// calc_logic
module calc_logic(
   input clk,
   input rst,
   input [4:0] keycode,
   input newkey,
   output [15:0] Xdisplay,
   output LED_NEG_digit,
   output LED_OVW
   );
Size: roughly 2000 cells after synthesis, about 38 flip-flops, roughly 14000 sq um of cells after synthesis.
clock: 5.98 ns
lec_check: 0
abc_area: 1
cap_margin: 0
cell_pad_in_sites_detail_placement: 1
cell_pad_in_sites_global_placement: 3
core_aspect_ratio: 1.61
core_margin: 2
core_utilization: 53
cts_cluster_size: 99
min_routing_layer: met1
place_density: 0.66
slew_margin: 30
tns_end_percent: 70
run.sh (not shown) runs the stock make flow with config.mk's settings and CLKGATE_MAP_FILE=.
The starting point aborted during 3_1_place_gp_skip_io with GPL-0301.
Edit:
ABC_AREA = not set   (was 1)
CAP_MARGIN = 20   (was 0)
CELL_PAD_IN_SITES_DETAIL_PLACEMENT = not set   (was 1)
CELL_PAD_IN_SITES_GLOBAL_PLACEMENT = not set   (was 3)
CORE_ASPECT_RATIO = not set   (was 1.61)
CORE_UTILIZATION = 40   (was 53)
CTS_CLUSTER_SIZE = not set   (was 99)
MIN_ROUTING_LAYER = not set   (was met1)
PLACE_DENSITY = not set   (was 0.66)
SLEW_MARGIN = 20   (was 30)
TNS_END_PERCENT = not set   (was 70)
clock period = 6.6 ns   (was 5.98 ns; I/O delays follow)
=> Now the flow passed the timing, DRC and antenna checks; synthesized cell count came out lower by a quarter to a third; synthesized area came out lower by a little under a tenth; die size came out higher by about a fifth.
Edit:
CORE_UTILIZATION = 68   (was 40)
CTS_CLUSTER_SIZE = 40   (was not set)
SETUP_SLACK_MARGIN = 1.28   (was not set)
TNS_END_PERCENT = 5   (was not set)
clock period = 8.32 ns   (was 6.6 ns; I/O delays follow)
Result: The changed run finished clean. Clock power falls by a quarter to a third. Area after synthesis does not change. Die area falls by well over a third. Sequential power falls by roughly a tenth. Final area falls by a few percent. Global-route usage rises by 14 points. Power falls by about a fifth. Worst setup slack improved by 1.4 ns. Wire length falls by a few percent. Hold slack improved by 0.0079 ns. Via count rises slightly.
Edit:
CORE_UTILIZATION = 58   (was 68)
CTS_CLUSTER_SIZE = not set   (was 40)
SETUP_SLACK_MARGIN = not set   (was 1.28)
TNS_END_PERCENT = not set   (was 5)
clock period = 6.6 ns   (was 8.32 ns; I/O delays follow)
What happened:
- The new run completed with no timing, DRC or antenna violations
- worst hold slack barely changes
- cell area came out higher by about 1.5%
- die area climbs by about 17%

* * *

calc_logic again, from the RTL that the note above started with.
Settings: LEC_CHECK=0, ABC_AREA=1, CAP_MARGIN=20, CELL_PAD_IN_SITES_DETAIL_PLACEMENT=0, CELL_PAD_IN_SITES_GLOBAL_PLACEMENT=3, CORE_ASPECT_RATIO=1.61, CORE_MARGIN=2, CORE_UTILIZATION=53, CTS_CLUSTER_SIZE=99, MIN_ROUTING_LAYER=met1, PLACE_DENSITY=0.66, SETUP_SLACK_MARGIN=0.43, SLEW_MARGIN=30, TNS_END_PERCENT=70; clock period 5.98 ns.
The baseline never finished: it broke off in global placement without I/O (3_1_place_gp_skip_io) (GPL-0301).
Change:
CELL_PAD_IN_SITES_DETAIL_PLACEMENT = unset   (was 0)
CELL_PAD_IN_SITES_GLOBAL_PLACEMENT = unset   (was 3)
CORE_ASPECT_RATIO = unset   (was 1.61)
CORE_UTILIZATION = 72   (was 53)
CTS_CLUSTER_SIZE = unset   (was 99)
MIN_ROUTING_LAYER = unset   (was met1)
PLACE_DENSITY = unset   (was 0.66)
SETUP_SLACK_MARGIN = unset   (was 0.43)
SLEW_MARGIN = 20   (was 30)
TNS_END_PERCENT = unset   (was 70)
clock period = 6.43 ns   (was 5.98 ns; I/O delays follow)
=> The new run finished clean; die size came out lower by 26%; area after synthesis stays the same; synthesized cell count is unchanged.
Change:
ABC_AREA = unset   (was 1)
CORE_UTILIZATION = 40   (was 72)
clock period = 8.0 ns   (was 6.43 ns; I/O delays follow)
Power is lower by 32%.
Via count fell by 23%.
Combinational power went down by 39%.
Area after synthesis drops by 8.3%.
Worst hold slack loses 53 ps.
Final cell count falls by 18%.
Change:
ABC_AREA = 1   (was unset)
CAP_MARGIN = 5   (was 20)
CELL_PAD_IN_SITES_GLOBAL_PLACEMENT = 1   (was unset)
CORE_ASPECT_RATIO = 0.55   (was unset)
CORE_MARGIN = 4   (was 2)
CORE_UTILIZATION = 28   (was 40)
CTS_CLUSTER_DIAMETER = 264   (was unset)
GPL_ROUTABILITY_DRIVEN = 0   (was unset)
HOLD_SLACK_MARGIN = -0.04   (was unset)
MIN_ROUTING_LAYER = met2   (was unset)
TNS_END_PERCENT = 55   (was unset)
What happened:
- The new run ran to the end with no violations
- via count goes up by 81%
- clock-buffer cell count goes up by 1
- cell count goes up by 44%
Change:
ABC_AREA = unset   (was 1)
CAP_MARGIN = 20   (was 5)
CELL_PAD_IN_SITES_GLOBAL_PLACEMENT = unset   (was 1)
CORE_ASPECT_RATIO = 0.5   (was 0.55)
CORE_MARGIN = 2   (was 4)
CORE_UTILIZATION = 50   (was 28)
CTS_CLUSTER_DIAMETER = 265   (was 264)
CTS_CLUSTER_SIZE = 92   (was unset)
GPL_ROUTABILITY_DRIVEN = unset   (was 0)
HOLD_SLACK_MARGIN = unset   (was -0.04)
MIN_ROUTING_LAYER = unset   (was met2)
PLACE_DENSITY = 0.35   (was unset)
SETUP_SLACK_MARGIN = -0.77   (was unset)
TNS_END_PERCENT = 20   (was 55)
=> The new run completed without violations. Routed wire length decreases by about 36%. Global-route usage decreases by 3.6 points. Power decreases by about 28%. Die size decreases by about 50%. Worst hold slack got worse by 47 ps. First-iteration DRC count decreases by 71%. Via count decreases by about 44%. Sequential cell count stays the same. Register-to-register slack improved by 350 ps. Combinational power decreases by 36%. Setup slack improved by 350 ps.
Change:
ABC_AREA = 1   (was unset)
CAP_MARGIN = 5   (was 20)
CELL_PAD_IN_SITES_GLOBAL_PLACEMENT = 1   (was unset)
CORE_ASPECT_RATIO = 0.55   (was 0.5)
CORE_MARGIN = 4   (was 2)
CORE_UTILIZATION = 28   (was 50)
CTS_CLUSTER_DIAMETER = 264   (was 265)
CTS_CLUSTER_SIZE = unset   (was 92)
GPL_ROUTABILITY_DRIVEN = 0   (was unset)
HOLD_SLACK_MARGIN = -0.04   (was unset)
PLACE_DENSITY = unset   (was 0.35)
SETUP_SLACK_MARGIN = unset   (was -0.77)
TNS_END_PERCENT = 55   (was 20)
What happened:
- wire length increases by 42%
- total power went up by 29%
- register-to-register slack gets better by 130 ps
- design area goes up by 11%
- worst setup slack improved by 130 ps
- final cell count went up by 48%
- clock power increases by about 6%
- die size came out higher by 99%
- via count is higher by 24%
- utilization drops by 23 points
No activity file was given, so power comes from the tool's default toggle rates.
